===== flow/design.v =====
module ALU(
    input  [31:0] val_A,
    input  [31:0] val_B,
    input  [2:0]  ALU_op,
    output logic [31:0] ALU_out,
    output logic [7:0]  ALU_flags
);
    logic [31:0] sum_result;
    logic [31:0] diff_result;
    logic        overflow_add, overflow_sub;
    logic        signed_ge, signed_lt, signed_gt, signed_le;
    always_comb begin
        sum_result = $signed(val_A) + $signed(val_B);
        diff_result = $signed(val_A) - $signed(val_B);
        overflow_add = (val_A[31] == val_B[31]) && (val_A[31] != sum_result[31]);
        overflow_sub = (val_A[31] != val_B[31]) && (val_A[31] != diff_result[31]);
        signed_ge = ($signed(val_A) >= $signed(val_B));
        signed_lt = ($signed(val_A) < $signed(val_B));
        signed_gt = ($signed(val_A) > $signed(val_B));
        signed_le = ($signed(val_A) <= $signed(val_B));
        case(ALU_op)
            3'b000: begin  
                ALU_out = sum_result;
                ALU_flags[4] = overflow_add;
            end
            3'b001: begin  
                ALU_out = diff_result;
                ALU_flags[4] = overflow_sub;
            end
            3'b010: begin  
                ALU_out = val_A & val_B;
                ALU_flags[4] = 1'b0;
            end
            3'b011: begin  
                ALU_out = val_A | val_B;
                ALU_flags[4] = 1'b0;
            end
            3'b100: begin  
                ALU_out = val_A ^ val_B;
                ALU_flags[4] = 1'b0;
            end
            3'b101: begin  
                ALU_out = ~val_A;
                ALU_flags[4] = 1'b0;
            end
            default: begin  
                ALU_out = 32'b0;
                ALU_flags[4] = 1'b0;
            end
        endcase
        ALU_flags[7] = ALU_out[31];                     
        ALU_flags[6] = (ALU_out == 32'b0);              
        ALU_flags[5] = 1'b0;                            
        ALU_flags[3] = signed_ge;                       
        ALU_flags[2] = signed_lt;                       
        ALU_flags[1] = signed_gt;                       
        ALU_flags[0] = signed_le;                       
    end
endmodule
module shifter(
    input  [31:0] shift_in,     
    input  [1:0]  shift_op,     
    input  [4:0]  shift_amt,    
    output logic [31:0] shift_out   
);
    logic [4:0] valid_shift_amt;
    logic [31:0] rotate_amount;
    assign valid_shift_amt = (shift_amt > 5'd31) ? 5'd31 : shift_amt;
    assign rotate_amount = 32 - valid_shift_amt;
    always_comb begin
        case (shift_op)
            2'b00: begin  
                shift_out = shift_in << valid_shift_amt;
            end
            2'b01: begin  
                shift_out = shift_in >> valid_shift_amt;
            end
            2'b10: begin  
                shift_out = $signed(shift_in) >>> valid_shift_amt;
            end
            2'b11: begin  
                if (valid_shift_amt == 5'd0) begin
                    shift_out = shift_in;   
                end else begin
                    shift_out = (shift_in >> valid_shift_amt) | 
                               (shift_in << rotate_amount);
                end
            end
            default: begin  
                shift_out = shift_in;
            end
        endcase
    end
endmodule
module status_reg_block(
    input  clk,
    input  rst_n,
    input         en_status,     
    input         status_rdy,    
    input  [31:0] status_in,     
    output logic [31:0] status_out   
);
    logic [31:0] status_reg;
    assign status_out = status_rdy ? status_in : status_reg;
    always_ff @(posedge clk or negedge rst_n) begin
        if (!rst_n) begin
            status_reg <= 32'b0;   
        end else if (en_status) begin
            status_reg <= status_in;
        end
    end
endmodule
module regfile(
    input  clk,
    input  [31:0] w_data1,
    input  [3:0]  w_addr1,
    input         w_en1,
    input  [31:0] w_data2,
    input  [3:0]  w_addr2,
    input         w_en2,
    input  [31:0] w_data_ldr,
    input  [3:0]  w_addr_ldr,
    input         w_en_ldr,
    input  [3:0]  A_addr,
    input  [3:0]  B_addr,
    input  [3:0]  shift_addr,
    input  [3:0]  str_addr,
    input  [3:0]  reg_addr,
    input  [1:0]  sel_pc,
    input         load_pc,
    input  [10:0] start_pc,
    input  [10:0] dp_pc,
    output logic [31:0] A_data,
    output logic [31:0] B_data,
    output logic [31:0] shift_data,
    output logic [31:0] str_data,
    output logic [10:0] pc_out,
    output logic [31:0] reg_output
);
    logic [31:0] registers[1:15];   
    logic [10:0] pc_in;
    assign A_data      = (A_addr == 4'd0)     ? 32'b0 : registers[A_addr];
    assign B_data      = (B_addr == 4'd0)     ? 32'b0 : registers[B_addr];
    assign shift_data  = (shift_addr == 4'd0) ? 32'b0 : registers[shift_addr];
    assign str_data    = (str_addr == 4'd0)   ? 32'b0 : registers[str_addr];
    assign reg_output  = (reg_addr == 4'd0)   ? 32'b0 : registers[reg_addr];
    assign pc_out      = registers[4'd15][10:0];   
    assign pc_in       = pc_out + 1'b1;
    always_ff @(posedge clk) begin
        if (w_en1 && w_addr1 != 4'd0) begin
            registers[w_addr1] <= w_data1;
        end else if (w_en2 && w_addr2 != 4'd0) begin
            registers[w_addr2] <= w_data2;
        end else if (w_en_ldr && w_addr_ldr != 4'd0) begin
            registers[w_addr_ldr] <= w_data_ldr;
        end
        if (load_pc) begin
            case (sel_pc)
                2'b01: registers[4'd15] <= {21'b0, start_pc};
                2'b11: registers[4'd15] <= {21'b0, dp_pc};
                default: registers[4'd15] <= {21'b0, pc_in};
            endcase
        end
    end
endmodule
module idecoder(
    input  [31:0] instr,      
    output logic [3:0]  cond,       
    output logic [6:0]  opcode,     
    output logic        en_status,  
    output logic [3:0]  rn,         
    output logic [3:0]  rd,         
    output logic [3:0]  rs,         
    output logic [3:0]  rm,         
    output logic [1:0]  shift_op,   
    output logic [4:0]  imm5,       
    output logic [11:0] imm12,      
    output logic [23:0] imm24,      
    output logic        P,          
    output logic        U,          
    output logic        W           
);
    logic type_I;    
    logic type_RS;   
    assign cond = instr[31:28];       
    assign type_I = instr[25];        
    assign P = instr[24];             
    assign U = instr[23];             
    assign W = instr[21];             
    assign en_status = instr[20];     
    assign rn = instr[19:16];         
    assign rd = instr[15:12];         
    assign rs = instr[11:8];          
    assign rm = instr[3:0];           
    assign shift_op = instr[6:5];     
    assign imm5 = instr[11:7];        
    assign imm12 = instr[11:0];       
    assign imm24 = instr[23:0];       
    assign type_RS = ~type_I & (instr[4] == 1'b1);
    always_comb begin
        case (instr[27:26])
            2'b00: begin  
                if (instr[27:21] == 7'b0011001) begin  
                    opcode = 7'b0000000;
                end else if (instr[27:21] == 7'b0001000) begin  
                    opcode = 7'b0000001;
                end else if (instr[27:21] == 7'b0001001) begin  
                    if (instr[5] == 1'b0) begin   
                        opcode = 7'b1001001;
                    end else begin               
                        opcode = 7'b1001101;
                    end
                end else begin
                    if (type_I) begin
                        case (instr[24:21])
                            4'b0100: opcode = 7'b0000100;  
                            4'b0010: opcode = 7'b0001001;  
                            4'b1010: opcode = 7'b0001010;  
                            4'b0000: opcode = 7'b0001011;  
                            4'b1100: opcode = 7'b0001100;  
                            4'b0001: opcode = 7'b0001101;  
                            4'b1101: opcode = 7'b0000000;  
                            default: opcode = 7'b0000001;  
                        endcase
                    end else if (type_RS) begin
                        case (instr[24:21])
                            4'b0100: opcode = 7'b0111000;  
                            4'b0010: opcode = 7'b0111001;  
                            4'b1010: opcode = 7'b0111010;  
                            4'b0000: opcode = 7'b0111011;  
                            4'b1100: opcode = 7'b0111100;  
                            4'b0001: opcode = 7'b0111101;  
                            4'b1101: opcode = 7'b0110000;  
                            default: opcode = 7'b0000001;  
                        endcase
                    end else begin
                        case (instr[24:21])
                            4'b0100: opcode = 7'b0011000;  
                            4'b0010: opcode = 7'b0011001;  
                            4'b1010: opcode = 7'b0011010;  
                            4'b0000: opcode = 7'b0011011;  
                            4'b1100: opcode = 7'b0011100;  
                            4'b0001: opcode = 7'b0011101;  
                            4'b1101: opcode = 7'b0010000;  
                            default: opcode = 7'b0000001;  
                        endcase
                    end
                end
            end
            2'b01: begin  
                if (instr[20] == 1'b1) begin  
                    if (instr[25] == 1'b0) begin  
                        if (instr[19:16] == 4'b1111) begin  
                            opcode = 7'b1000000;
                        end else begin  
                            opcode = 7'b1100000;
                        end
                    end else begin  
                        opcode = 7'b1101000;
                    end
                end else begin  
                    if (instr[25] == 1'b0) begin  
                        opcode = 7'b1110000;
                    end else begin  
                        opcode = 7'b1111000;
                    end
                end
            end
            2'b10: begin  
                if (instr[25:24] == 2'b10) begin  
                    opcode = 7'b1001000;
                end else begin  
                    opcode = 7'b1001100;
                end
            end
            default: begin  
                opcode = 7'b0000001;  
            end
        endcase
    end
endmodule
module controller(
    input  clk,
    input  rst_n,
    input  [6:0]  opcode,
    input  [31:0] status_reg,
    input  [3:0]  cond,
    input         P,
    input         U,
    input         W,
    input         en_status_decode,
    output logic         waiting,
    output logic         w_en1,
    output logic         w_en2,
    output logic         w_en_ldr,
    output logic         sel_load_LR,
    output logic [1:0]   sel_A_in,
    output logic [1:0]   sel_B_in,
    output logic [1:0]   sel_shift_in,
    output logic         en_A,
    output logic         en_B,
    output logic         en_C,
    output logic         en_S,
    output logic         sel_A,
    output logic         sel_B,
    output logic         sel_post_indexing,
    output logic [2:0]   ALU_op,
    output logic         en_status,
    output logic         status_rdy,
    output logic         load_ir,
    output logic         load_pc,
    output logic [1:0]   sel_pc,
    output logic         ram_w_en1,
    output logic         ram_w_en2
);
    localparam [3:0] RESET = 4'd0;
    localparam [3:0] FETCH = 4'd1;
    localparam [3:0] FETCH_WAIT = 4'd2;
    localparam [3:0] DECODE = 4'd3;
    localparam [3:0] EXECUTE = 4'd4;
    localparam [3:0] MEMORY_INCREMENT_PC = 4'd5;
    localparam [3:0] MEMORY_WAIT = 4'd6;
    localparam [3:0] WRITE_BACK = 4'd7;
    localparam [3:0] LOAD_PC_START = 4'd8;
    localparam [6:0] NOP = 7'b0000000;
    localparam [6:0] HLT = 7'b0000001;
    localparam [6:0] MOV_I = 7'b0001000;
    localparam [3:0] CMP = 4'b1010;
    localparam [2:0] ALU_ADD = 3'b000;
    localparam [2:0] ALU_SUB = 3'b001;
    localparam [2:0] ALU_AND = 3'b010;
    localparam [2:0] ALU_ORR = 3'b011;
    localparam [2:0] ALU_XOR = 3'b100;
    logic N, Z, C, V;
    assign N = status_reg[31];
    assign Z = status_reg[30];
    assign C = status_reg[29];
    assign V = status_reg[28];
    logic [3:0] state;
    always_ff @(posedge clk or negedge rst_n) begin
        if (!rst_n) begin
            state <= RESET;
        end else begin
            case (state)
                RESET: begin
                    state <= LOAD_PC_START;
                end
                LOAD_PC_START: begin
                    state <= FETCH;
                end
                FETCH: begin
                    state <= FETCH_WAIT;
                end
                FETCH_WAIT: begin
                    state <= DECODE;
                end
                DECODE: begin
                    state <= EXECUTE;
                end
                EXECUTE: begin
                    state <= MEMORY_INCREMENT_PC;
                end
                MEMORY_INCREMENT_PC: begin
                    state <= MEMORY_WAIT;
                end
                MEMORY_WAIT: begin
                    state <= WRITE_BACK;
                end
                WRITE_BACK: begin
                    state <= FETCH;
                end
                default: begin
                    state <= RESET;
                end
            endcase
        end
    end
    always_comb begin
        waiting = 1'b1;
        w_en1 = 1'b0;
        w_en2 = 1'b0;
        w_en_ldr = 1'b0;
        sel_load_LR = 1'b0;
        sel_A_in = 2'b00;
        sel_B_in = 2'b00;
        sel_shift_in = 2'b00;
        en_A = 1'b0;
        en_B = 1'b0;
        en_C = 1'b0;
        en_S = 1'b0;
        sel_A = 1'b0;
        sel_B = 1'b0;
        sel_post_indexing = 1'b0;
        ALU_op = ALU_ADD;
        en_status = 1'b0;
        status_rdy = 1'b0;
        load_ir = 1'b0;
        load_pc = 1'b0;
        sel_pc = 2'b00;
        ram_w_en1 = 1'b0;
        ram_w_en2 = 1'b0;
        case (state)
            RESET: begin
                waiting = 1'b1;
            end
            LOAD_PC_START: begin
                waiting = 1'b1;
                load_pc = 1'b1;
                sel_pc = 2'b01;
            end
            FETCH: begin
                waiting = 1'b1;
            end
            FETCH_WAIT: begin
                waiting = 1'b1;
            end
            DECODE: begin
                waiting = 1'b1;
                load_ir = 1'b1;
            end
            EXECUTE: begin
                waiting = 1'b1;
                if (opcode[6] == 1'b0 && cond != 4'b1111) begin
                    if (opcode[3]) begin
                        en_A = 1'b1;
                    end
                    if (opcode[4]) begin
                        en_B = 1'b1;
                    end
                    en_S = 1'b1;
                    if (opcode[4]) begin
                        sel_shift_in = 2'b00;
                    end else begin
                        sel_shift_in = 2'b00;
                    end
                end 
                else if (opcode[6:5] == 2'b11 || opcode[6:3] == 4'b1000) begin
                    if (opcode[3] == 1'b0) begin
                        if (opcode[6:4] == 3'b100) begin  
                            sel_A_in = 2'b11;  
                        end
                        sel_B_in = 2'b00;  
                        en_A = 1'b1;
                        en_B = 1'b0;
                        en_S = 1'b0;
                        sel_shift_in = 2'b00;
                    end 
                    else begin
                        sel_A_in = 2'b00;  
                        sel_B_in = 2'b00;  
                        en_A = 1'b1;
                        en_B = 1'b1;
                        en_S = 1'b1;
                        sel_shift_in = 2'b00;
                    end
                end 
                else if (opcode[6:3] == 4'b1001) begin
                    en_A = 1'b0;
                    if (opcode[1]) begin
                        en_B = 1'b1;
                    end
                    en_S = 1'b1;
                    sel_shift_in = 2'b11;
                end
            end
            MEMORY_INCREMENT_PC: begin
                waiting = 1'b1;
                en_C = 1'b1;
                if (opcode[6] == 1'b0 && cond != 4'b1111) begin
                    sel_pc = 2'b00;
                    load_pc = 1'b1;
                    case (opcode[2:0])
                        3'b000: ALU_op = ALU_ADD;
                        3'b001: ALU_op = ALU_SUB;
                        3'b010: ALU_op = ALU_AND;
                        3'b011: ALU_op = ALU_ORR;
                        3'b100: ALU_op = ALU_XOR;
                        default: ALU_op = ALU_ADD;
                    endcase
                    if (opcode[3] == 1'b0) begin
                        sel_A = 1'b1;
                    end
                    if (opcode[4] == 1'b0) begin
                        sel_B = 1'b1;
                    end
                    sel_post_indexing = 1'b0;
                    sel_load_LR = 1'b0;
                    en_status = en_status_decode;
                    if (opcode[3:0] != CMP) begin
                        w_en1 = 1'b1;
                    end
                    ram_w_en2 = 1'b0;
                end 
                else if (opcode[6:5] == 2'b11 || opcode[6:3] == 4'b1000) begin
                    sel_pc = 2'b00;
                    load_pc = 1'b1;
                    if (U == 1'b0) begin
                        ALU_op = ALU_SUB;
                    end else begin
                        ALU_op = ALU_ADD;
                    end
                    sel_A = 1'b0;  
                    sel_post_indexing = ~P;
                    if (opcode[3] == 1'b1) begin
                        sel_B = 1'b0;  
                    end else begin
                        sel_B = 1'b1;  
                    end
                    sel_load_LR = 1'b0;
                    en_status = en_status_decode;
                    w_en1 = 1'b0;
                    w_en2 = ~P | W;
                    if (opcode[4] == 1'b1) begin  
                        ram_w_en2 = 1'b1;
                    end else begin  
                        ram_w_en2 = 1'b0;
                    end
                end 
                else if (opcode[6:3] == 4'b1001) begin
                    if ((cond == 4'b0000 && Z) || 
                        (cond == 4'b0001 && ~Z) || 
                        (cond == 4'b0010 && C) || 
                        (cond == 4'b0011 && ~C) || 
                        (cond == 4'b0100 && N) || 
                        (cond == 4'b0101 && ~N) || 
                        (cond == 4'b0110 && V) || 
                        (cond == 4'b0111 && ~V) || 
                        (cond == 4'b1000 && C && ~Z) || 
                        (cond == 4'b1001 && (~C || Z)) || 
                        (cond == 4'b1010 && (N == V)) || 
                        (cond == 4'b1011 && (N != V)) || 
                        (cond == 4'b1100 && (~Z && (N == V))) || 
                        (cond == 4'b1101 && (Z || (N != V))) || 
                        (cond == 4'b1110)) begin
                        sel_pc = 2'b11;
                        load_pc = 1'b1;
                    end else begin
                        sel_pc = 2'b00;
                        load_pc = 1'b1;
                    end
                    if (opcode[2] == 1'b1) begin
                        w_en1 = 1'b1;
                        sel_load_LR = 1'b0;
                    end
                    ALU_op = ALU_ADD;
                    sel_A = 1'b1;
                    if (opcode[1] == 1'b1) begin
                        sel_B = 1'b0;
                    end else begin
                        sel_B = 1'b1;
                    end
                    sel_post_indexing = 1'b0;
                    en_status = 1'b0;
                end
            end
            MEMORY_WAIT: begin
                waiting = 1'b1;
                status_rdy = 1'b1;
            end
            WRITE_BACK: begin
                waiting = 1'b1;
                if (opcode[6:4] == 3'b110 || opcode[6:3] == 4'b1000) begin
                    w_en_ldr = 1'b1;
                end
            end
            default: begin
                waiting = 1'b1;
            end
        endcase
    end
endmodule
module datapath(
    input  clk,
    input  rst_n,
    input  [3:0]  w_addr1,
    input         w_en1,
    input  [3:0]  w_addr2,
    input         w_en2,
    input  [3:0]  w_addr_ldr,
    input         w_en_ldr,
    input  [31:0] w_data_ldr,
    input  [3:0]  A_addr,
    input  [3:0]  B_addr,
    input  [3:0]  shift_addr,
    input  [3:0]  str_addr,
    input  [3:0]  reg_addr,       
    input  [1:0]  sel_pc,
    input         load_pc,
    input  [10:0] start_pc,
    input  [1:0]  sel_A_in,
    input  [1:0]  sel_B_in,
    input  [1:0]  sel_shift_in,
    input         en_A,
    input         en_B,
    input         en_S,
    input  [31:0] shift_imme,
    input         sel_shift,
    input  [1:0]  shift_op,
    input         sel_A,
    input         sel_B,
    input         sel_post_indexing,
    input  [31:0] imme_data,
    input  [2:0]  ALU_op,
    input         en_status,
    input         status_rdy,
    input  [31:0] LR_in,
    input         sel_load_LR,
    output logic [31:0] datapath_out,
    output logic [31:0] status_out,
    output logic [31:0] str_data,
    output logic [10:0] PC,
    output logic [31:0] reg_output
);  
    logic [31:0] A_data, B_data, shift_data, str_data_rf;
    logic [10:0] pc_out;
    logic [31:0] reg_output_rf;
    logic [31:0] shift_out;
    logic [31:0] val_A, val_B, ALU_out, shift_amt, status_in;
    logic [7:0]  ALU_flags;
    logic [31:0] A_in, B_in, shift_in;
    logic [31:0] A_reg, B_reg, S_reg, status_out_reg;
    logic [31:0] w_data1;
    logic [3:0]  w_addr1_in;
    assign PC = pc_out;
    assign reg_output = reg_output_rf;
    assign status_out = status_out_reg;
    assign str_data = str_data_rf;
    regfile regfile(
        .clk(clk),
        .w_data1(w_data1),
        .w_addr1(w_addr1_in),
        .w_en1(w_en1),
        .w_data2(ALU_out),
        .w_addr2(w_addr2),
        .w_en2(w_en2),
        .w_data_ldr(w_data_ldr),
        .w_addr_ldr(w_addr_ldr),
        .w_en_ldr(w_en_ldr),
        .sel_pc(sel_pc),
        .load_pc(load_pc),
        .start_pc(start_pc),
        .dp_pc(ALU_out[10:0]),
        .A_addr(A_addr),
        .B_addr(B_addr),
        .shift_addr(shift_addr),
        .str_addr(str_addr),
        .A_data(A_data),
        .B_data(B_data),
        .shift_data(shift_data),
        .str_data(str_data_rf),
        .pc_out(pc_out),
        .reg_output(reg_output_rf),
        .reg_addr(reg_addr)
    );
    shifter shifter(
        .shift_in(B_reg),
        .shift_op(shift_op),
        .shift_amt(S_reg[4:0]),
        .shift_out(shift_out)
    );
    ALU alu(
        .val_A(val_A),
        .val_B(val_B),
        .ALU_op(ALU_op),
        .ALU_out(ALU_out),
        .ALU_flags(ALU_flags)
    );
    status_reg_block status_reg(
        .clk(clk),
        .rst_n(rst_n),
        .en_status(en_status),
        .status_rdy(status_rdy),
        .status_in(status_in),
        .status_out(status_out_reg)
    );
    assign status_in = {24'b0, ALU_flags};
    assign datapath_out = sel_post_indexing ? val_A : ALU_out;
    assign w_data1 = sel_load_LR ? LR_in : ALU_out;
    assign w_addr1_in = sel_load_LR ? 4'd14 : w_addr1;   
    assign val_A = sel_A ? 32'b0 : A_reg;
    assign val_B = sel_B ? imme_data : shift_out; 
    assign shift_amt = sel_shift ? shift_in : shift_imme;
    always_comb begin
        case (sel_A_in)
            2'b00: A_in = A_data;         
            2'b01: A_in = ALU_out;        
            2'b11: A_in = {21'b0, pc_out};  
            default: A_in = A_data;
        endcase
    end
    always_comb begin
        case (sel_B_in)
            2'b00: B_in = B_data;         
            2'b01: B_in = ALU_out;        
            2'b11: B_in = val_B;          
            default: B_in = B_data;
        endcase
    end
    always_comb begin
        case (sel_shift_in)
            2'b00: shift_in = shift_data;  
            2'b01: shift_in = ALU_out;     
            2'b11: shift_in = 32'b0;       
            default: shift_in = shift_data;
        endcase
    end
    always_ff @(posedge clk or negedge rst_n) begin
        if (!rst_n) begin
            A_reg <= 32'b0;
        end else if (en_A) begin
            A_reg <= A_in;
        end
    end
    always_ff @(posedge clk or negedge rst_n) begin
        if (!rst_n) begin
            B_reg <= 32'b0;
        end else if (en_B) begin
            B_reg <= B_in;
        end
    end
    always_ff @(posedge clk or negedge rst_n) begin
        if (!rst_n) begin
            S_reg <= 32'b0;
        end else if (en_S) begin
            S_reg <= shift_amt;
        end
    end
endmodule
module cpu (
    input  clk,
    input  rst_n,
    input  [31:0] instr,
    input  [31:0] ram_data2,
    input  [10:0] start_pc,
    input  [3:0]  reg_addr,   
    output logic         waiting,
    output logic         ram_w_en1,
    output logic         ram_w_en2,
    output logic [10:0]  ram_addr2,
    output logic [31:0]  ram_in2,
    output logic [31:0]  status_out,
    output logic [31:0]  datapath_out,
    output logic [10:0]  pc_out,
    output logic [31:0]  reg_output
);
    logic [31:0] instr_reg;
    logic [3:0]  cond;            
    logic [6:0]  opcode;          
    logic        en_status_decode;  
    logic [3:0]  rn, rd, rs, rm;  
    logic [1:0]  shift_op;        
    logic [4:0]  imm5;            
    logic [11:0] imm12;           
    logic [23:0] imm24;           
    logic        P, U, W;         
    logic [3:0] rt;
    assign rt = rd;
    logic [31:0] status_out_dp;
    logic [31:0] datapath_out_dp;
    logic [31:0] str_data_dp;
    logic [10:0] pc_out_dp;
    logic [31:0] reg_output_dp;
    logic        waiting_ctrl;
    logic        w_en1, w_en2, w_en_ldr, sel_load_LR;
    logic [1:0]  sel_A_in, sel_B_in, sel_shift_in;
    logic        en_A, en_B, en_C, en_S;
    logic        sel_A, sel_B, sel_post_indexing;
    logic [2:0]  ALU_op;
    logic        en_status, status_rdy_ctrl;
    logic        load_ir, load_pc_ctrl;
    logic [1:0]  sel_pc_ctrl;
    logic        ram_w_en1_ctrl, ram_w_en2_ctrl;
    assign waiting = waiting_ctrl;
    assign status_out = status_out_dp;
    assign datapath_out = datapath_out_dp;
    assign pc_out = pc_out_dp;
    assign reg_output = reg_output_dp;
    assign ram_addr2 = datapath_out_dp[10:0];
    assign ram_in2 = str_data_dp;
    assign ram_w_en1 = ram_w_en1_ctrl;
    assign ram_w_en2 = ram_w_en2_ctrl;
    idecoder idecoder(
        .instr(instr_reg),
        .cond(cond),
        .opcode(opcode),
        .en_status(en_status_decode),
        .rn(rn),
        .rd(rd),
        .rs(rs),
        .rm(rm),
        .shift_op(shift_op),
        .imm5(imm5),
        .imm12(imm12),
        .imm24(imm24),
        .P(P),
        .U(U),
        .W(W)
    );
    datapath datapath(
        .clk(clk),
        .rst_n(rst_n),
        .LR_in(ram_data2),
        .sel_load_LR(sel_load_LR),
        .w_addr1(rd),
        .w_en1(w_en1),
        .w_addr2(rn),
        .w_en2(w_en2),
        .w_addr_ldr(rt),            
        .w_en_ldr(w_en_ldr),
        .w_data_ldr(ram_data2),     
        .A_addr(rn),
        .B_addr(rm),
        .shift_addr(rs),
        .str_addr(rt),
        .reg_addr(reg_addr),        
        .sel_pc(sel_pc_ctrl),
        .load_pc(load_pc_ctrl),
        .start_pc(start_pc),
        .sel_A_in(sel_A_in),
        .sel_B_in(sel_B_in),
        .sel_shift_in(sel_shift_in),
        .en_A(en_A),
        .en_B(en_B),
        .en_S(en_S),
        .shift_imme({27'd0, imm5}),
        .sel_shift(1'b0),           
        .shift_op(shift_op),
        .sel_A(sel_A),
        .sel_B(sel_B),
        .sel_post_indexing(sel_post_indexing),
        .imme_data({20'd0, imm12}),
        .ALU_op(ALU_op),
        .en_status(en_status),
        .status_rdy(status_rdy_ctrl),
        .datapath_out(datapath_out_dp),
        .status_out(status_out_dp),
        .str_data(str_data_dp),
        .PC(pc_out_dp),
        .reg_output(reg_output_dp)
    );
    controller controller(
        .clk(clk),
        .rst_n(rst_n),
        .opcode(opcode),
        .status_reg(status_out_dp),
        .cond(cond),
        .P(P),
        .U(U),
        .W(W),
        .en_status_decode(en_status_decode),
        .waiting(waiting_ctrl),
        .w_en1(w_en1),
        .w_en2(w_en2),
        .w_en_ldr(w_en_ldr),
        .sel_load_LR(sel_load_LR),
        .sel_A_in(sel_A_in),
        .sel_B_in(sel_B_in),
        .sel_shift_in(sel_shift_in),
        .en_A(en_A),
        .en_B(en_B),
        .en_C(en_C),
        .en_S(en_S),
        .sel_A(sel_A),
        .sel_B(sel_B),
        .sel_post_indexing(sel_post_indexing),
        .ALU_op(ALU_op),
        .en_status(en_status),
        .status_rdy(status_rdy_ctrl),
        .load_ir(load_ir),
        .load_pc(load_pc_ctrl),
        .sel_pc(sel_pc_ctrl),
        .ram_w_en1(ram_w_en1_ctrl),
        .ram_w_en2(ram_w_en2_ctrl)
    );
    always_ff @(posedge clk or negedge rst_n) begin
        if (!rst_n) begin
            instr_reg <= 32'b0;
        end else if (load_ir) begin
            instr_reg <= instr;
        end
    end
endmodule

===== flow/constraint.sdc =====
create_clock -name core_clock -period 12.0 [get_ports {clk}]
set_input_delay 2.4000 -clock core_clock [delete_from_list [all_inputs] [get_ports {clk}]]
set_output_delay 2.4000 -clock core_clock [all_outputs]
set_load 0.01 [all_outputs]

===== flow/run.sh =====
#!/bin/bash
# the make line also repeats each setting of config.mk as NAME=value (left out here)
make -C /OpenROAD-flow-scripts/flow DESIGN_CONFIG=/design/flow/config.mk WORK_HOME=/design/flow/orfs CLKGATE_MAP_FILE= finish

===== flow/config.mk =====
export PLATFORM = sky130hd
export DESIGN_NAME = cpu
export DESIGN_NICKNAME = cpu
export VERILOG_FILES = /design/flow/design.v
export SDC_FILE = /design/flow/constraint.sdc
export NUM_CORES = 4
export LEC_CHECK = 0
export CAP_MARGIN = 20
export CORE_MARGIN = 2
export CORE_UTILIZATION = 67
export CTS_CLUSTER_SIZE = 17
export GPL_TIMING_DRIVEN = 0
export PLACE_DENSITY_LB_ADDON = 0.26
export SETUP_SLACK_MARGIN = 1.77
export SLEW_MARGIN = 0

==> results of run 1 <==
==> per-stage QoR <==
step	util, %	instances	setup TNS [ns]	setup WS (ns)	total power [mW]
after CTS	77.7	5870	0	1.72	10.4
after detailed placement	73.4	5734	-0.327	-0.317	7.91
after global placement	72.1	5674	-0.596	-0.553	7.72
after floorplan	-	4522	0	2.89	5.76
==> layer usage <==
layer | GRT overflow | track usage, %
met1 | 53 | 89.2
met2 | 185 | 97.3
met3 | 64 | 85.1
met4 | 168 | 87.8
met5 | 8 | 67.6
==> timing repair <==
action / 4_1_cts
setup buffers: 15
resized: 204
pin swaps: 13
endpoints found under the setup margin: 45
==> impl_metrics.csv, run 1 <==
group,metric,value,unit
floorplan,io_pins,234,
run_status,status,"stopped before the end",
yosys,synth-xor-area-share,0.675,%
yosys,synthMuxAreaShare,28.1,%
yosys,most_common_cell,"edfxtp_1",
clock_tree,clock-root-buffer,"clkbuf_16",
yosys,yosysWarnings,8,
place,dp.final_hpwl,182000,µm
floorplan,fp_util,67.4,%
global_route,overflow,478,
yosys,synth-edff-count,459,
place,io_buffers,202,
yosys,synth_area_leader_cell,"edfxtp_1",
yosys,synth.avg_cell_area,10.7,µm²
place,gp_congestion,1.18,
clock_tree,numCtsBuffers,66,
yosys,ys_sh_adder,3.10,%
floorplan,row_count,98,
yosys,yosys_area,48000,µm²
yosys,synth_flops,592,
floorplan,die.size.y,272,µm
yosys,area_leaders,"edfxtp_1, mux4_2, dfrtp_1",
yosys,ys_seq_share,35.4,%
floorplan,die_area,73900,µm²
run_status,error,"[ERROR GRT-0116] Global routing finished with congestion. Check the congestion regions in the DRC Viewer.",
yosys,ys_cells,4497,
clock_tree,cts_sinks,592,
yosys,synthSimpleGateAreaFrac,10.0,%
yosys,async_flop_share,18.9,%
global_route,grt.total_usage,89.8,%
yosys,ys_types,117,
place,place_area,52300,µm²
yosys,logic_family,"multiplexers",
clock_tree,cts_hold_buf,0,
yosys,common_cells,"edfxtp_1, nand2_1, mux4_2",
yosys,syn_area,48000,µm²
clock_tree,h-tree-depth,3,
floorplan,die_w,272,µm
floorplan,core_area,71200,µm²
yosys,synth_cells,4497,
clock_tree,ctsLongestPathBuffers,3,
yosys,synth_top_area_share,28.7,%
run_status,failing_step,"5_1_grt",
yosys,flop_cell,"edfxtp_1",
yosys,synth-compound-area-share,17.6,%
==> run 2: changes to the inputs <==
- CAP_MARGIN: 20 -> 30
- CORE_UTILIZATION: 67 -> 72
- CTS_CLUSTER_SIZE: 17 -> 22
- GPL_ROUTABILITY_DRIVEN: default -> 1
- GPL_TIMING_DRIVEN: 0 -> default
- MAX_ROUTING_LAYER: default -> met5
- PLACE_DENSITY_LB_ADDON: 0.26 -> 0.25
- SETUP_SLACK_MARGIN: 1.77 -> default
- SLEW_MARGIN: 0 -> 20
- TNS_END_PERCENT: default -> 10
- clock period: 12.0 -> 5.09 ns (I/O delays scaled with it)
==> run 2 against run 1 <==
Effect of this change:
- the flow again stops in 5_1_grt
- synthesized cell count unchanged
- synthesized area unchanged
- die area down 6.8%
==> impl_metrics.csv, run 2 <==
group,metric,value,unit
yosys,ys_types,117,
clock_tree,clock-root-buffer,"clkbuf_16",
yosys,ys_seq_share,35.4,%
yosys,synth-xor-area-share,0.675,%
floorplan,die_w,262,µm
yosys,yosys_area,48000,µm²
run_status,status,"stopped before the end",
yosys,synth_flops,592,
yosys,async_flop_share,18.9,%
yosys,synth_cells,4497,
yosys,logic_family,"multiplexers",
yosys,common_cells,"edfxtp_1, nand2_1, mux4_2",
place,io_buffers,206,
floorplan,die.size.y,262,µm
floorplan,die_area,68800,µm²
yosys,synth-edff-count,459,
yosys,area_leaders,"edfxtp_1, mux4_2, dfrtp_1",
place,gp_congestion,1.25,
yosys,synth_top_area_share,28.7,%
yosys,ys_cells,4497,
yosys,ys_sh_adder,3.10,%
run_status,failing_step,"5_1_grt",
clock_tree,cts_hold_buf,0,
yosys,yosysWarnings,8,
global_route,overflow,3306,
floorplan,row_count,94,
yosys,most_common_cell,"edfxtp_1",
floorplan,core_area,65900,µm²
yosys,synthSimpleGateAreaFrac,10.0,%
run_status,error,"[ERROR GRT-0116] Global routing finished with congestion. Check the congestion regions in the DRC Viewer.",
floorplan,fp_util,72.9,%
yosys,synth.avg_cell_area,10.7,µm²
yosys,flop_cell,"edfxtp_1",
clock_tree,numCtsBuffers,67,
yosys,synthMuxAreaShare,28.1,%
yosys,syn_area,48000,µm²
floorplan,io_pins,234,
yosys,synth-compound-area-share,17.6,%
yosys,synth_area_leader_cell,"edfxtp_1",
clock_tree,ctsLongestPathBuffers,3,
place,dp.final_hpwl,161000,µm
clock_tree,cts_sinks,592,
global_route,grt.total_usage,102,%
clock_tree,h-tree-depth,3,
## run 2: metal layers
metal | GRT overflow | GRT usage (%)
met5 | 69 | 90.7
met2 | 1619 | 110
met4 | 897 | 106
met3 | 394 | 96.5
met1 | 327 | 97.5
## run 2: timing repair
item | CTS
setup endpoints to repair | 641
gates resized | 452
setup buffers | 112
pin swaps | 86
cloned | 5
## run 2: through the flow
step	instances	setup WS, ns	cell area [µm²]	total power [mW]	hold slack [ns]
4_1_cts	6390	-3.12	62500	28.5	0.474
2_1_floorplan	4522	-1.81	48500	13.7	0.450
3_3_place_gp	6148	-2.89	57900	20.9	0.461
3_5_place_dp	6152	-3.13	58000	21.5	0.473
==> run 3: changes to the inputs <==
- CORE_ASPECT_RATIO: default -> 1.01
- CORE_UTILIZATION: 72 -> 57
- CTS_CLUSTER_SIZE: 22 -> default
- HOLD_SLACK_MARGIN: default -> -0.09
- PLACE_DENSITY: default -> 0.64
- PLACE_DENSITY_LB_ADDON: 0.25 -> default
- clock period: 5.09 -> 4.23 ns (I/O delays scaled with it)
==> run 3 against run 2 <==
Effect of this change:
- the layout now fails its checks (setup timing)
- synthesized area is the same
- synthesized cell count is the same
- die area grew 26%
==> impl_metrics.csv, run 3 <==
group,metric,value,unit
yosys,yosys_area,48000,µm²
clock_tree,cts_hold_buf,0,
setup_path,arrival,7.18,ns
final_timing,drv_slew,0,
yosys,syn_area,48000,µm²
yosys,synth-edff-count,459,
yosys,synth.avg_cell_area,10.7,µm²
final_timing,slew_headroom,27.3,%
power_and_ir_drop,clkPwrFrac,18.0,%
clock_tree,cts_tree,"done",
yosys,ys_sh_adder,3.10,%
run_status,violations,"setup timing",
power_and_ir_drop,finalPower,34.8,mW
routing,ant_nets,0,
place,gp_congestion,1.09,
power_and_ir_drop,p_switching,14.2,mW
yosys,flop_cell,"edfxtp_1",
global_route,grt.total_usage,49.7,%
power_and_ir_drop,p_seq,8.49,mW
clock_tree,ctsLongestPathBuffers,3,
clock_tree,numCtsBuffers,69,
clock_tree,clk_transition_reported_paths,0.07,ns
setup_path,cpMostUsedCell,"or4_4",
setup_path,path_depth,28,
power_and_ir_drop,power_density,543,nW/µm²
routing,via_count,48300,
yosys,synthSimpleGateAreaFrac,10.0,%
setup_path,crit_end,"status_out[6]",
setup_path,reg2reg_from,"datapath.S_reg[1]",
floorplan,die_w,293,µm
setup_path,cpMaxStageDelayCell,"dfrtp_4",
power_and_ir_drop,powerClk,6.27,mW
yosys,synth_flops,592,
clock_tree,cts_sinks,592,
power_and_ir_drop,top_power_group,"combinational logic",
routing,drc_errors,0,
global_route,grt_pass1_wl,313000,µm
run_status,status,"complete, but fails checks",
global_route,grt_pass1_vias,47100,
routing,drtIter0Drc,7316,
place,placed_cells,6478,
power_and_ir_drop,p_sw_share,40.9,%
yosys,area_leaders,"edfxtp_1, mux4_2, dfrtp_1",
clock_tree,h-tree-depth,3,
final_timing,period_used_share,190,%
setup_path,critPathRequiredTime,3.38,ns
yosys,common_cells,"edfxtp_1, nand2_1, mux4_2",
power_and_ir_drop,vdd_drop_max,0.000430,V
global_route,overflow,0,
final_timing,fmax,125,MHz
global_route,grt_max_degree,81,
yosys,synth-compound-area-share,17.6,%
yosys,ys_seq_share,35.4,%
yosys,ys_cells,4497,
yosys,synthMuxAreaShare,28.1,%
floorplan,core_area,83900,µm²
power_and_ir_drop,p_int,20.5,mW
yosys,synth_top_area_share,28.7,%
setup_path,crit_family,"AND-OR/OR-AND gates",
final_timing,fin_skew,0.0316,ns
final_timing,finalSetupViolations,558,
yosys,async_flop_share,18.9,%
setup_path,critical_path_class,"flop to primary output",
setup_path,startpoint_type,"flop",
clock_tree,clock_latency,0.67,ns
setup_path,crit_path_end_kind,"primary output",
yosys,logic_family,"multiplexers",
setup_path,startpoint,"datapath.S_reg[1]",
power_and_ir_drop,power_frac_seq,24.4,%
final_layout,syn_to_final_growth,33.2,%
setup_path,ff2ff_path_depth,29,
clock_tree,clock-root-buffer,"clkbuf_16",
place,dp.final_hpwl,153000,µm
power_and_ir_drop,p_leak,25.3,nW
final_layout,fin_util,76.2,%
setup_path,critPathMaxStageDelay,0.57,ns
setup_path,r2r_end,"datapath.status_reg.status_reg[6]",
place,place_ws,-3.79,ns
final_timing,layout_min_cycle_time,8.03,ns
flow_run,warnings,108,
flow_run,cap_viol_max_count,0,
routing,wire_per_inst,32.8,µm
power_and_ir_drop,comb_power_share,57.5,%
place,io_buffers,206,
hold_path,hp-class,"input pin to async pin",
global_route,grt_antenna_before_repair,9,
power_and_ir_drop,comb-power,20.0,mW
setup_path,crit_buf_inv,5,
floorplan,die_area,86600,µm²
yosys,most_common_cell,"edfxtp_1",
yosys,ys_types,117,
final_timing,finalHoldViolCount,0,
final_layout,finalNetCount,5736,
final_timing,rsz0062_at_grt,"yes",
final_layout,layout.cells.non_filler,6687,
final_timing,setup_tns,-859.43,ns
final_timing,worst_pin_slew,1.09,ns
floorplan,row_count,107,
yosys,synth_cells,4497,
setup_path,path_max_fanout,7,
final_timing,fin_ws,-3.80,ns
routing,drt-total-wl,219000,µm
yosys,yosysWarnings,8,
yosys,synth-xor-area-share,0.675,%
floorplan,die.size.y,296,µm
floorplan,io_pins,234,
routing,dr.pass1.iters,7,
floorplan,fp_util,57.2,%
setup_path,rrSetupSlack,-2.48,ns
yosys,synth_area_leader_cell,"edfxtp_1",
routing,viasPerCell,7.22,
==> run 3: final cells by class <==
cell class / count / area [µm²]
clock inverters: 40 / 469
well taps: 1090 / 1360
diodes: 3 / 7.51
flip-flops and latches: 592 / 17100
fillers: 5545 / 20000
repair buffers: 1404 / 12000
clock buffers: 87 / 1860
multi-input cells: 3361 / 30800
inverters: 110 / 415
==> run 3: timing repair <==
item | 4_1_cts | 5_1_grt
setup buffers | 31 | 48
resized | 233 | 338
setup endpoints to repair | 546 | 635
cloned | 0 | 3
pin swaps | 47 | 68
==> run 3: stage by stage <==
| stage | hold slack (ns) | cell area (µm²) |
|---|---|---|
| CTS | 0.242 | 62400 |
| finish | 0.177 | 64000 |
| floorplan | 0.450 | 48600 |
| global placement | 0.461 | 59300 |
| global route | 0.262 | 64000 |
| detailed placement | 0.470 | 59300 |
==> run 3: routing by layer <==
layer  up-vias  wire (µm)  global-route usage [%]  share of wire [%]
met1     23000      72900                    61.5                 33
met3      1265      31500                    15.0                 14
met2      4368      93300                    73.5                 43
met5         -         59                       0              0.027
li1      19600          -                       -                  -
met4        10      21700                    38.0                9.9
==> run 4: changes to the inputs <==
- ABC_AREA: default -> 1
- CAP_MARGIN: 30 -> 40
- CORE_ASPECT_RATIO: 1.01 -> default
- CORE_UTILIZATION: 57 -> 72
- CTS_CLUSTER_SIZE: default -> 10
- GPL_ROUTABILITY_DRIVEN: 1 -> default
- HOLD_SLACK_MARGIN: -0.09 -> default
- MAX_ROUTING_LAYER: met5 -> default
- PLACE_DENSITY: 0.64 -> 0.38
- TNS_END_PERCENT: 10 -> 5
- clock period: 4.23 -> 5.89 ns (I/O delays scaled with it)
==> run 4 against run 3 <==
Effect of this change:
- the flow now stops in 5_1_grt
- die area fell by 18%
- synthesized cell count rose by 62%
- synthesized area increased by 3.1%
==> impl_metrics.csv, run 4 <==
group,metric,value,unit
run_status,status,"stopped before the end",
run_status,failing_step,"5_1_grt",
run_status,error,"[ERROR GRT-0116] Global routing finished with congestion. Check the congestion regions in the DRC Viewer.",
place,dp.final_hpwl,162000,µm
yosys,synth_area_leader_cell,"edfxtp_1",
floorplan,fp_util,72.5,%
yosys,async_flop_share,18.9,%
clock_tree,clock-root-buffer,"clkbuf_16",
global_route,overflow,117,
yosys,logic_family,"AND-OR/OR-AND gates",
global_route,grt.total_usage,82.0,%
floorplan,row_count,96,
floorplan,die_w,266,µm
place,place_ws,-1.33,ns
yosys,area_leaders,"edfxtp_1, o21ai_0, nand2_1",
yosys,synth.avg_cell_area,6.81,µm²
yosys,synth_cells,7279,
yosys,most_common_cell,"o21ai_0",
yosys,syn_area,49500,µm²
yosys,common_cells,"o21ai_0, nand2_1, a21oi_1",
clock_tree,h-tree-depth,3,
yosys,synth-xor-area-share,0.831,%
place,gp_congestion,1.34,
yosys,synthSimpleGateAreaFrac,20.6,%
yosys,ys_sh_adder,2.99,%
yosys,ys_seq_share,34.3,%
yosys,synth-compound-area-share,30.3,%
clock_tree,ctsLongestPathBuffers,3,
yosys,synth-edff-count,459,
yosys,synth_flops,592,
yosys,flop_cell,"edfxtp_1",
floorplan,io_pins,234,
yosys,synth_top_area_share,27.8,%
yosys,ys_types,63,
floorplan,core_area,68300,µm²
floorplan,die.size.y,266,µm
yosys,yosysWarnings,8,
yosys,ys_cells,7279,
yosys,synthMuxAreaShare,0.636,%
clock_tree,cts_sinks,592,
clock_tree,cts_hold_buf,0,
place,io_buffers,206,
clock_tree,numCtsBuffers,72,
yosys,yosys_area,49500,µm²
place,placed_cells,8690,
floorplan,die_area,70900,µm²
run 4: metal layers:
metal / track usage, % / GRT overflow
met3: 72.7 / 2
met4: 77.5 / 50
met5: 42.8 / 0
met2: 94.7 / 64
met1: 82.3 / 1
run 4: metrics by stage:
step	total power, mW	cell area, µm²	TNS [ns]
3_3_place_gp	18.1	57700	-26.85
2_1_floorplan	11.6	49600	0
3_5_place_dp	18.5	57800	-32.92
4_1_cts	23.6	62000	-30.63
run 4: what timing repair did:
| action | in CTS |
|---|---|
| pin swaps | 128 |
| gates cloned | 6 |
| gates resized | 561 |
| hold endpoints to repair | 0 |
| setup endpoints to repair | 50 |
| buffers inserted | 50 |
==> run 5: changes to the inputs <==
- ABC_AREA: 1 -> default
- CAP_MARGIN: 40 -> 15
- CORE_UTILIZATION: 72 -> 68
- CTS_CLUSTER_SIZE: 10 -> default
- GPL_ROUTABILITY_DRIVEN: default -> 1
- MAX_ROUTING_LAYER: default -> met4
- PLACE_DENSITY: 0.38 -> 0.64
- SETUP_SLACK_MARGIN: default -> 2.31
- TNS_END_PERCENT: 5 -> 10
- clock period: 5.89 -> 8.28 ns (I/O delays scaled with it)
==> run 5 against run 4 <==
Effect of this change:
- the run again fails in 5_1_grt
- synthesized cell count down 38%
- die area rose by 2.6%
- synthesized area shrank 3.0%
==> impl_metrics.csv, run 5 <==
group,metric,value,unit
floorplan,row_count,97,
global_route,overflow,8,
floorplan,fp_util,68.6,%
yosys,most_common_cell,"edfxtp_1",
yosys,synth-edff-count,459,
place,dp.final_hpwl,150000,µm
yosys,area_leaders,"edfxtp_1, mux4_2, dfrtp_1",
yosys,synth-xor-area-share,0.675,%
run_status,status,"stopped before the end",
yosys,synthSimpleGateAreaFrac,10.0,%
yosys,syn_area,48000,µm²
yosys,synth.avg_cell_area,10.7,µm²
run_status,failing_step,"5_1_grt",
clock_tree,cts_sinks,592,
yosys,synth_top_area_share,28.7,%
place,gp_congestion,1.15,
clock_tree,h-tree-depth,3,
clock_tree,numCtsBuffers,66,
yosys,logic_family,"multiplexers",
yosys,synth_cells,4497,
yosys,async_flop_share,18.9,%
floorplan,die_area,72800,µm²
yosys,ys_seq_share,35.4,%
clock_tree,ctsLongestPathBuffers,3,
clock_tree,clock-root-buffer,"clkbuf_16",
yosys,common_cells,"edfxtp_1, nand2_1, mux4_2",
global_route,grt.total_usage,86.5,%
floorplan,die.size.y,270,µm
floorplan,io_pins,234,
yosys,synth_area_leader_cell,"edfxtp_1",
yosys,synthMuxAreaShare,28.1,%
yosys,ys_cells,4497,
yosys,flop_cell,"edfxtp_1",
yosys,ys_types,117,
place,io_buffers,206,
yosys,synth_flops,592,
yosys,synth-compound-area-share,17.6,%
run_status,error,"[ERROR GRT-0116] Global routing finished with congestion. Check the congestion regions in the DRC Viewer.",
floorplan,die_w,270,µm
floorplan,core_area,70000,µm²
yosys,yosys_area,48000,µm²
yosys,ys_sh_adder,3.10,%
yosys,yosysWarnings,8,
-- run 5: stage by stage --
step / cells / worst slack (ns) / hold WS (ns) / cell area, µm²
global placement: 5928 / -0.491 / 0.462 / 55600
detailed placement: 5928 / -0.533 / 0.470 / 55600
floorplan: 4522 / 0.746 / 0.450 / 48400
CTS: 6122 / -0.506 / 0.485 / 59700
-- run 5: what timing repair did --
item	4_1_cts
buffers inserted	72
resized	507
hold buffers	0
setup endpoints to repair	483
gates cloned	2
endpoints found under the hold margin	0
pin swaps	104
-- run 5: layer usage --
metal | global-route usage (%) | GRT overflow
met1 | 86.2 | 1
met2 | 94.4 | 0
met3 | 79.1 | 4
met4 | 82.4 | 3
met5 | - | -
==> run 6: changes to the inputs <==
- CAP_MARGIN: 15 -> 30
- CORE_UTILIZATION: 68 -> 66
- CTS_CLUSTER_DIAMETER: default -> 299
- CTS_CLUSTER_SIZE: default -> 43
- HOLD_SLACK_MARGIN: default -> -0.1
- SETUP_SLACK_MARGIN: 2.31 -> default
- clock period: 8.28 -> 8.4 ns (I/O delays scaled with it)
==> run 6 against run 5 <==
Effect of this change:
- the flow again stops in 5_1_grt
- synthesized area did not move
- synthesized cell count unchanged
- die area is 3.0% higher
==> impl_metrics.csv, run 6 <==
group,metric,value,unit
yosys,ys_cells,4497,
global_route,grt.total_usage,81.8,%
clock_tree,ctsLongestPathBuffers,3,
yosys,most_common_cell,"edfxtp_1",
clock_tree,h-tree-depth,1,
yosys,synth-compound-area-share,17.6,%
yosys,logic_family,"multiplexers",
yosys,synth-xor-area-share,0.675,%
floorplan,die_w,274,µm
yosys,yosysWarnings,8,
yosys,synth_top_area_share,28.7,%
place,dp.final_hpwl,156000,µm
yosys,common_cells,"edfxtp_1, nand2_1, mux4_2",
floorplan,io_pins,234,
yosys,ys_types,117,
floorplan,die_area,75000,µm²
place,io_buffers,206,
yosys,synthMuxAreaShare,28.1,%
global_route,overflow,143,
yosys,ys_seq_share,35.4,%
run_status,failing_step,"5_1_grt",
floorplan,row_count,98,
yosys,async_flop_share,18.9,%
clock_tree,cts_sinks,592,
yosys,synth-edff-count,459,
floorplan,die.size.y,274,µm
run_status,status,"stopped before the end",
place,gp_congestion,1.12,
yosys,syn_area,48000,µm²
yosys,synth_cells,4497,
clock_tree,numCtsBuffers,17,
yosys,synthSimpleGateAreaFrac,10.0,%
yosys,area_leaders,"edfxtp_1, mux4_2, dfrtp_1",
clock_tree,cts_hold_buf,0,
yosys,flop_cell,"edfxtp_1",
yosys,synth_area_leader_cell,"edfxtp_1",
yosys,yosys_area,48000,µm²
floorplan,fp_util,67.0,%
clock_tree,clock-root-buffer,"clkbuf_16",
yosys,synth_flops,592,
run_status,error,"[ERROR GRT-0232] Routing congestion too high. Check the congestion heatmap in the GUI.",
floorplan,core_area,71700,µm²
yosys,ys_sh_adder,3.10,%
yosys,synth.avg_cell_area,10.7,µm²
==> run 6: through the flow <==
stage               std cells  util (%)  instance area, µm²  TNS, ns  worst slack, ns
CTS                      6014      78.9               56600   -0.656           -0.407
floorplan                4522         -               48100        0          0.00640
global placement         5957      77.3               55400   -0.722           -0.613
detailed placement       5967      77.4               55500   -0.741           -0.577
==> run 6: what timing repair did <==
item / 4_1_cts
endpoints found under the hold margin: 0
endpoints found under the setup margin: 27
pin swaps: 37
buffers inserted: 18
resized: 145
==> run 6: routing by layer <==
| layer | GRT overflow | track usage (%) |
|---|---|---|
| met5 | - | - |
| met4 | 49 | 75.6 |
| met3 | 24 | 70.9 |
| met2 | 63 | 92.1 |
| met1 | 7 | 82.5 |
==> run 7: changes to the inputs <==
- ABC_AREA: default -> 1
- CAP_MARGIN: 30 -> 0
- CELL_PAD_IN_SITES_DETAIL_PLACEMENT: default -> 2
- CELL_PAD_IN_SITES_GLOBAL_PLACEMENT: default -> 3
- CORE_UTILIZATION: 66 -> 41
- CTS_CLUSTER_DIAMETER: 299 -> default
- CTS_CLUSTER_SIZE: 43 -> default
- HOLD_SLACK_MARGIN: -0.1 -> default
- PLACE_DENSITY: 0.64 -> default
- PLACE_DENSITY_LB_ADDON: default -> 0.19
- TNS_END_PERCENT: 10 -> default
- clock period: 8.4 -> 7.39 ns (I/O delays scaled with it)
==> run 7 against run 6 <==
Effect of this change:
- the flow stops in 3_1_place_gp_skip_io
- die area increased by 65%
- synthesized area increased by 3.1%
- synthesized cell count grew 62%
==> impl_metrics.csv, run 7 <==
group,metric,value,unit
run_status,failing_step,"3_1_place_gp_skip_io",
yosys,synth-compound-area-share,30.3,%
yosys,synth_area_leader_cell,"edfxtp_1",
yosys,synthMuxAreaShare,0.636,%
yosys,flop_cell,"edfxtp_1",
yosys,synth_top_area_share,27.8,%
floorplan,row_count,127,
yosys,syn_area,49500,µm²
floorplan,die.size.y,352,µm
yosys,yosys_area,49500,µm²
yosys,yosysWarnings,8,
yosys,async_flop_share,18.9,%
run_status,error,"[ERROR FLW-0024] Place density exceeds 1.0 (current PLACE_DENSITY_LB_ADDON =  0.19). Please check if the value of  PLACE_DENSITY_LB_ADDON is between 0 and 0.99.",
yosys,ys_sh_adder,2.99,%
yosys,synth_cells,7279,
yosys,synth_flops,592,
floorplan,die_area,124000,µm²
yosys,area_leaders,"edfxtp_1, o21ai_0, nand2_1",
floorplan,core_area,120000,µm²
yosys,synth-edff-count,459,
run_status,status,"stopped before the end",
yosys,ys_seq_share,34.3,%
floorplan,fp_util,41.3,%
yosys,synth-xor-area-share,0.831,%
yosys,ys_types,63,
yosys,most_common_cell,"o21ai_0",
floorplan,die_w,352,µm
yosys,synthSimpleGateAreaFrac,20.6,%
yosys,logic_family,"AND-OR/OR-AND gates",
yosys,synth.avg_cell_area,6.81,µm²
yosys,common_cells,"o21ai_0, nand2_1, a21oi_1",
yosys,ys_cells,7279,
==> run 8: changes to the inputs <==
- CAP_MARGIN: 0 -> 40
- CELL_PAD_IN_SITES_DETAIL_PLACEMENT: 2 -> default
- CELL_PAD_IN_SITES_GLOBAL_PLACEMENT: 3 -> default
- CORE_UTILIZATION: 41 -> 72
- CTS_CLUSTER_DIAMETER: default -> 377
- CTS_CLUSTER_SIZE: default -> 96
- GPL_ROUTABILITY_DRIVEN: 1 -> default
- MAX_ROUTING_LAYER: met4 -> default
- PLACE_DENSITY_LB_ADDON: 0.19 -> default
- clock period: 7.39 -> 5.9 ns (I/O delays scaled with it)
==> run 8 against run 7 <==
Effect of this change:
- the run fails in 5_1_grt
- synthesized area unchanged
- die area decreased by 43%
- synthesized cell count unchanged
==> impl_metrics.csv, run 8 <==
group,metric,value,unit
run_status,status,"stopped before the end",
run_status,failing_step,"5_1_grt",
run_status,error,"[ERROR GRT-0116] Global routing finished with congestion. Check the congestion regions in the DRC Viewer.",
yosys,synth_cells,7279,
yosys,synth_top_area_share,27.8,%
yosys,ys_seq_share,34.3,%
clock_tree,clock-root-buffer,"clkbuf_16",
place,io_buffers,206,
yosys,common_cells,"o21ai_0, nand2_1, a21oi_1",
floorplan,die_w,266,µm
floorplan,io_pins,234,
floorplan,fp_util,72.5,%
yosys,yosys_area,49500,µm²
yosys,synth.avg_cell_area,6.81,µm²
yosys,logic_family,"AND-OR/OR-AND gates",
yosys,synth-compound-area-share,30.3,%
global_route,overflow,361,
yosys,yosysWarnings,8,
yosys,synthMuxAreaShare,0.636,%
yosys,syn_area,49500,µm²
floorplan,die_area,70900,µm²
floorplan,row_count,96,
yosys,ys_cells,7279,
floorplan,core_area,68300,µm²
yosys,ys_types,63,
clock_tree,h-tree-depth,1,
yosys,area_leaders,"edfxtp_1, o21ai_0, nand2_1",
clock_tree,numCtsBuffers,10,
yosys,most_common_cell,"o21ai_0",
yosys,synth-edff-count,459,
place,dp.final_hpwl,161000,µm
yosys,synth_flops,592,
yosys,ys_sh_adder,2.99,%
yosys,synthSimpleGateAreaFrac,20.6,%
yosys,synth-xor-area-share,0.831,%
place,gp_congestion,1.31,
global_route,grt.total_usage,88.1,%
clock_tree,cts_sinks,592,
floorplan,die.size.y,266,µm
clock_tree,ctsLongestPathBuffers,3,
yosys,async_flop_share,18.9,%
yosys,flop_cell,"edfxtp_1",
yosys,synth_area_leader_cell,"edfxtp_1",
-- run 8: per-layer routing --
metal  track usage, %  overflow
met2             96.5       143
met1             88.5        42
met4             84.9       119
met3             81.7        55
met5             65.0         2
-- run 8: through the flow --
step                      utilization, %  setup slack (ns)  cells  cell area [µm²]
after floorplan                        -            0.0729   7304            49600
after global placement              84.4             -1.15   8676            57700
after detailed placement            84.6             -1.20   8690            57800
after CTS                           89.5             -1.04   8800            61200
-- run 8: timing repair --
item	in CTS
hold buffers	0
pin swaps	173
endpoints found under the setup margin	50
buffers inserted	89
cloned	8
gates resized	986
==> run 9: changes to the inputs <==
- ABC_AREA: 1 -> default
- CAP_MARGIN: 40 -> 15
- CORE_UTILIZATION: 72 -> 68
- CTS_CLUSTER_DIAMETER: 377 -> 362
- CTS_CLUSTER_SIZE: 96 -> 61
- HOLD_SLACK_MARGIN: default -> -0.09
- MAX_ROUTING_LAYER: default -> met4
- SETUP_SLACK_MARGIN: default -> 1.93
- TNS_END_PERCENT: default -> 5
- clock period: 5.9 -> 7.72 ns (I/O delays scaled with it)
==> run 9 against run 8 <==
Effect of this change:
- the flow again stops in 5_1_grt
- synthesized area shrank 3.0%
- synthesized cell count shrank 38%
- die area grew 2.6%
==> impl_metrics.csv, run 9 <==
group,metric,value,unit
run_status,status,"stopped before the end",
run_status,failing_step,"5_1_grt",
run_status,error,"[ERROR GRT-0232] Routing congestion too high. Check the congestion heatmap in the GUI.",
place,gp_congestion,1.14,
clock_tree,numCtsBuffers,13,
yosys,synth-compound-area-share,17.6,%
yosys,synth_top_area_share,28.7,%
floorplan,fp_util,68.6,%
yosys,common_cells,"edfxtp_1, nand2_1, mux4_2",
place,place_ws,-0.961,ns
clock_tree,ctsLongestPathBuffers,3,
yosys,synth-edff-count,459,
yosys,ys_seq_share,35.4,%
clock_tree,h-tree-depth,1,
global_route,grt.total_usage,84.2,%
yosys,async_flop_share,18.9,%
yosys,flop_cell,"edfxtp_1",
floorplan,core_area,70000,µm²
clock_tree,cts_sinks,592,
global_route,overflow,159,
yosys,synth_area_leader_cell,"edfxtp_1",
yosys,yosys_area,48000,µm²
yosys,synth_flops,592,
place,dp.final_hpwl,157000,µm
yosys,synth.avg_cell_area,10.7,µm²
floorplan,die.size.y,270,µm
yosys,synth-xor-area-share,0.675,%
yosys,syn_area,48000,µm²
clock_tree,clock-root-buffer,"clkbuf_16",
yosys,ys_sh_adder,3.10,%
yosys,ys_cells,4497,
place,io_buffers,206,
yosys,synth_cells,4497,
floorplan,die_w,270,µm
clock_tree,cts_hold_buf,0,
yosys,ys_types,117,
yosys,most_common_cell,"edfxtp_1",
yosys,synthMuxAreaShare,28.1,%
yosys,yosysWarnings,8,
floorplan,die_area,72800,µm²
floorplan,row_count,97,
yosys,logic_family,"multiplexers",
place,placed_cells,6044,
floorplan,io_pins,234,
yosys,synthSimpleGateAreaFrac,10.0,%
yosys,area_leaders,"edfxtp_1, mux4_2, dfrtp_1",
-- run 9: metrics by stage --
stage | hold slack, ns | power (mW) | area [µm²] | setup TNS, ns
2_1_floorplan | 0.450 | 9.00 | 48400 | 0
3_3_place_gp | 0.461 | 13.5 | 56300 | -4.16
3_5_place_dp | 0.471 | 13.8 | 56300 | -4.80
4_1_cts | 0.525 | 15.8 | 58200 | -8.19
-- run 9: repair_timing --
item,4_1_cts
pin swaps,117
gates resized,386
setup buffers,60
setup endpoints to repair,482
-- run 9: per-layer routing --
| metal | GRT usage (%) | overflow |
|---|---|---|
| met1 | 83.9 | 13 |
| met2 | 93.8 | 64 |
| met3 | 75.1 | 15 |
| met4 | 79.4 | 67 |
| met5 | - | - |
==> run 10: changes to the inputs <==
- CAP_MARGIN: 15 -> 40
- CORE_UTILIZATION: 68 -> 11
- CTS_CLUSTER_DIAMETER: 362 -> default
- CTS_CLUSTER_SIZE: 61 -> default
- HOLD_SLACK_MARGIN: -0.09 -> default
- MAX_ROUTING_LAYER: met4 -> default
- SETUP_SLACK_MARGIN: 1.93 -> default
- TNS_END_PERCENT: 5 -> default
- clock period: 7.72 -> 16.6 ns (I/O delays scaled with it)
==> run 10 against run 9 <==
Effect of this change:
- now clean on timing, DRC and antenna
- synthesized cell count stayed put
- die area went up to 6.1 times the previous value
- synthesized area stayed put
==> impl_metrics.csv, run 10 <==
group,metric,value,unit
run_status,status,"timing/DRC/antenna clean",
setup_path,crit_end,"status_out[6]",
final_timing,finalHoldViolCount,0,
clock_tree,post_cts_buffers,0,
final_timing,worst_pin_slew,0.954,ns
yosys,synth-compound-area-share,17.6,%
place,io_buffers,206,
final_timing,period_used_share,78.4,%
final_timing,finalSetupViolations,0,
power_and_ir_drop,p_seq,2.23,mW
setup_path,cpMaxStageDelayCell,"buf_4",
yosys,synthSimpleGateAreaFrac,10.0,%
hold_path,worstHoldStart,"datapath.A_reg[18]",
power_and_ir_drop,comb-power,3.72,mW
yosys,synth.avg_cell_area,10.7,µm²
floorplan,fp_util,11.0,%
setup_path,critPathRequiredTime,13.28,ns
setup_path,critPathMaxStageDelay,0.64,ns
routing,viasPerCell,4.07,
hold_path,hp-class,"flop to flop",
final_timing,slew_headroom,35.5,%
setup_path,startpoint,"instr_reg[16]",
final_timing,layout_min_cycle_time,13.02,ns
yosys,common_cells,"edfxtp_1, nand2_1, mux4_2",
clock_tree,clock_latency,0.69,ns
yosys,synth_flops,592,
setup_path,path_depth,26,
final_timing,timing.hold.ws,0.479,ns
final_timing,fmax,76.8,MHz
yosys,synthMuxAreaShare,28.1,%
setup_path,startpoint_type,"flop",
power_and_ir_drop,p_int,4.16,mW
clock_tree,cts_tree,"done",
clock_tree,ctsLongestPathBuffers,3,
setup_path,crit_buf_inv,4,
flow_run,warnings,113,
hold_path,hold_path_depth,2,
clock_tree,numCtsBuffers,61,
final_layout,syn_to_final_growth,24.4,%
power_and_ir_drop,powerClk,1.50,mW
setup_path,arrival,9.70,ns
yosys,yosysWarnings,8,
setup_path,rrSetupSlack,8.12,ns
power_and_ir_drop,p_leak,19.8,nW
power_and_ir_drop,clkPwrFrac,20.1,%
yosys,synth-xor-area-share,0.675,%
clock_tree,cts_sinks,592,
routing,drtIter0Drc,5497,
setup_path,crit_path_end_kind,"primary output",
power_and_ir_drop,vdd_drop_max,0.0000998,V
setup_path,r2r_end,"datapath.regfile.registers[8][31]",
yosys,synth_cells,4497,
clock_tree,h-tree-depth,2,
floorplan,die.size.y,665,µm
power_and_ir_drop,power_frac_seq,29.9,%
yosys,synth_area_leader_cell,"edfxtp_1",
yosys,ys_cells,4497,
yosys,async_flop_share,18.9,%
final_timing,rsz0062_at_grt,"no",
final_timing,drv_slew,0,
routing,drc_errors,0,
power_and_ir_drop,comb_power_share,50.0,%
setup_path,path_max_fanout,39,
setup_path,critical_path_class,"flop to primary output",
floorplan,die_w,665,µm
place,dp.final_hpwl,171000,µm
clock_tree,cts_resized,0,
setup_path,cpMostUsedCell,"or4_1",
yosys,most_common_cell,"edfxtp_1",
yosys,ys_seq_share,35.4,%
global_route,grt_max_degree,130,
global_route,grt_antenna_before_repair,26,
place,gp_congestion,0.965,
setup_path,ff2ff_path_depth,26,
power_and_ir_drop,power_density,125,nW/µm²
yosys,synth_top_area_share,28.7,%
floorplan,core_area,435000,µm²
setup_path,crit_family,"AND-OR/OR-AND gates",
hold_path,min_to,"datapath.A_reg[18]",
routing,drt-total-wl,236000,µm
final_timing,setup_tns,0,ns
floorplan,die_area,442000,µm²
yosys,logic_family,"multiplexers",
yosys,area_leaders,"edfxtp_1, mux4_2, dfrtp_1",
clock_tree,cts_hold_buf,0,
global_route,grt_pass1_wl,323000,µm
yosys,ys_sh_adder,3.10,%
yosys,ys_types,117,
yosys,synth-edff-count,459,
routing,via_count,42100,
floorplan,io_pins,234,
final_timing,fin_skew,0.0475,ns
flow_run,cap_viol_max_count,0,
global_route,grt_pass1_vias,40000,
routing,ant_nets,0,
clock_tree,clock-root-buffer,"clkbuf_16",
power_and_ir_drop,top_power_group,"combinational logic",
routing,wire_per_inst,22.8,µm
power_and_ir_drop,p_switching,3.29,mW
global_route,grt.total_usage,10.2,%
final_layout,fill_cells,49000,
yosys,syn_area,48000,µm²
yosys,flop_cell,"edfxtp_1",
yosys,yosys_area,48000,µm²
clock_tree,clk_transition_reported_paths,0.07,ns
routing,dr.pass1.iters,7,
power_and_ir_drop,p_sw_share,44.2,%
floorplan,row_count,242,
final_layout,finalNetCount,4747,
setup_path,reg2reg_from,"instr_reg[16]",
global_route,overflow,0,
[run 10: cell type report]
cell class              instances  area, µm²  area share (%)
diodes                         12       30.0          0.0503
clock buffers                  78       1690            2.83
clock inverters                38        467           0.781
inverters                     110        413           0.691
multi-input cells            3361      29000            48.6
flip-flops and latches        592      17100            28.5
well taps                    5734       7170            12.0
repair buffers                423       3890            6.51
[run 10: metal layers]
| metal | up-vias | track usage [%] | wire length (µm) |
|---|---|---|---|
| met1 | 21100 | 11.5 | 82200 |
| met4 | 8 | 7.57 | 21000 |
| li1 | 17600 | - | - |
| met3 | 633 | 1.86 | 20300 |
| met2 | 2746 | 17.1 | 113000 |
| met5 | - | 0 | 42 |
[run 10: per-stage QoR]
step / worst slack (ns) / power [mW] / utilization [%] / std cells / area [µm²]
2_1_floorplan: 6.57 / 4.16 / - / 4522 / 48100
3_3_place_gp: 4.06 / 5.85 / 13.1 / 10200 / 56900
3_5_place_dp: 4.40 / 5.91 / 13.2 / 10200 / 57400
4_1_cts: 3.61 / 7.41 / 13.7 / 10300 / 59600
5_1_grt: 3.03 / 7.73 / 13.7 / 10300 / 59700
6_report: 3.58 / 7.45 / 13.7 / 10300 / 59800
Power and IR drop assume default switching activity.
